Setup of lane 1:
Design ULA_LCD, start of the top module:
module ULA_LCD(clk, rst, rs, rw, en, dados, SOMA, SUBT, MULT, IGUAL, A, B, sinalA, sinalB);
==> flow/config.mk <==
export PLATFORM = sky130hd
export DESIGN_NAME = ULA_LCD
export DESIGN_NICKNAME = ULA_LCD
export VERILOG_FILES = /design/flow/design.v
export SDC_FILE = /design/flow/constraint.sdc
export NUM_CORES = 4
export LEC_CHECK = 0
export CAP_MARGIN = 20
export CELL_PAD_IN_SITES_DETAIL_PLACEMENT = 0
export CELL_PAD_IN_SITES_GLOBAL_PLACEMENT = 0
export CORE_ASPECT_RATIO = 0.9
export CORE_MARGIN = 2
export CORE_UTILIZATION = 72
export CTS_CLUSTER_DIAMETER = 314
export CTS_CLUSTER_SIZE = 50
export GPL_ROUTABILITY_DRIVEN = 0
export MAX_ROUTING_LAYER = met4
export PLACE_DENSITY_LB_ADDON = 0.0
export SETUP_SLACK_MARGIN = 5.0
export SLEW_MARGIN = 25
export TNS_END_PERCENT = 65
==> flow/constraint.sdc <==
create_clock -name core_clock -period 94.3 [get_ports {clk}]
set_input_delay 18.8600 -clock core_clock [delete_from_list [all_inputs] [get_ports {clk}]]
set_output_delay 18.8600 -clock core_clock [all_outputs]
set_load 0.01 [all_outputs]
run.sh (not shown) runs the stock make flow with config.mk's settings and CLKGATE_MAP_FILE=.
As the logs show, lane 1 stopped at global routing after a tool error, so it never reached the end of the flow.
Here is what was changed in the inputs of lane 2 compared with lane 1.
- a deleted TNS_END_PERCENT that had been 65
- a change of SLEW_MARGIN from 25 to 20
- a deleted CELL_PAD_IN_SITES_GLOBAL_PLACEMENT that had been 0
- a deleted PLACE_DENSITY_LB_ADDON that had been 0.0
- a deleted CTS_CLUSTER_SIZE that had been 50
- a deleted GPL_ROUTABILITY_DRIVEN that had been 0
- a change of CORE_UTILIZATION from 72 to 40
- a deleted MAX_ROUTING_LAYER that had been met4
- a deleted CTS_CLUSTER_DIAMETER that had been 314
- a deleted CELL_PAD_IN_SITES_DETAIL_PLACEMENT that had been 0
- a deleted CORE_ASPECT_RATIO that had been 0.9
- a change of the clock period (ns, I/O delays scaled along) from 94.3 to 114.0
Findings:
Lane 2 finished end to end and its layout was clean on timing, DRC and antenna.
Diff lane 1 -> lane 2: area of the mapped netlist flat; height of the chip up 110 um; row count up 42%; setup slack at placement up 2.81 ns.
Lane 1 -> lane 2: post-synthesis xor/xnor area fraction delta 0, exact match
The cell area after placement in lane 2 sits about 1.5% below the value recorded for lane 1.
Changes observed in lane 2 relative to lane 1: die extent in x picked up an extra 27%, post-synth tally of flip-flops with integrated enable neither gained nor lost much, die area picked up an extra 68,000 um^2.
#### Input delta (lane 3 over lane 2)
- SETUP_SLACK_MARGIN no longer set, was 5.0
- CORE_UTILIZATION now 71, was 40
- the clock period (ns, I/O delays scaled along) now 126.0, was 114.0
[summary]
- Lane 2 → lane 3: post-route cell area now sits lower, fraction of the cycle the final worst path needs now sits higher.
- The cell count after synthesis was comparable across lane 3 and lane 2.
- [lane 3 vs lane 2] starting density of the core: higher in lane 3
- Comparing lane 3 and lane 2, the lower logic share of the area was measured on lane 2.
- Compared with lane 2, in lane 3 sequential portion of the cell area moved up; first-iteration DRC count moved up.
- Routed metal-1 wirelength in lane 3 is 18% below lane 2.

* * *

== P ==
ULA_LCD again, from the RTL that the note above started with.
Settings: LEC_CHECK=0, ABC_AREA=1, CAP_MARGIN=20, CORE_MARGIN=2, CORE_UTILIZATION=66, CTS_CLUSTER_DIAMETER=381, CTS_CLUSTER_SIZE=78, HOLD_SLACK_MARGIN=0.29, SLEW_MARGIN=20, TNS_END_PERCENT=5; clock period 67.6 ns.
P did not finish; the tool stopped in 5_1_grt with error ODB-0269.
## Diff of input files: Q against P
- HOLD_SLACK_MARGIN: 0.29 -> unset
- CTS_CLUSTER_DIAMETER: 381 -> unset
- CTS_CLUSTER_SIZE: 78 -> unset
- TNS_END_PERCENT: 5 -> unset
- CORE_UTILIZATION: 66 -> 71
- the clock period (ns, I/O delays scaled along): 67.6 -> 79.4
[summary]
The flow did not stop early for Q: all stages ran, and the layout cleared the timing, DRC and antenna checks. Die outline height (higher): P. The area after synthesis of Q and that of P are within noise of each other. Between P and Q, the flow reports area enclosed by the die boundary decreasing by a few percent. Core area (lower): Q. Simple-gate area share of the yosys netlist came out exactly the same in Q and P. Row setup slack at placement: Q higher / P lower. P → Q: cell area after placement went down about 11%, core utilization before placement saw an increase, buffers inserted during post-CTS setup optimization lost 166.
[inputs] R vs Q
- CTS_CLUSTER_DIAMETER newly set to 230
- MAX_ROUTING_LAYER newly set to met4
- the clock period (ns, I/O delays scaled along) changed from 79.4 to 63.4
Results
- Q | status: complete | timing, DRC, antenna: pass
- R failed in 5_1_grt with GRT-0116.
- Reported for Q and R, synthesized cell count turned out identical to the last digit.
- Re area fraction in compound gates: no difference whatsoever between R and Q.
Input changes introduced in S (baseline for comparison: R):
- a deleted ABC_AREA that had been 1
- a deleted CTS_CLUSTER_DIAMETER that had been 230
- a change of CORE_UTILIZATION from 71 to 57
- a deleted MAX_ROUTING_LAYER that had been met4
- a change of the clock period (ns, I/O delays scaled along) from 63.4 to 95.6
### Flow results
Across R and S, a clean result was obtained everywhere but in R. R: GRT-0116 in 5_1_grt -> run aborted. S vs. R: starting density of the core now smaller; total cell area at the placement stage now smaller; total cells reported by yosys after synthesis now smaller. Synthesized cell count, S and R, lower one = S. Number of core rows, S and R: larger value in S. Compared with R, in S cell area after synthesis lost 7200 sq um, number of buffers added for setup after CTS has decreased, chip area in the Yosys report shrank by 11%.
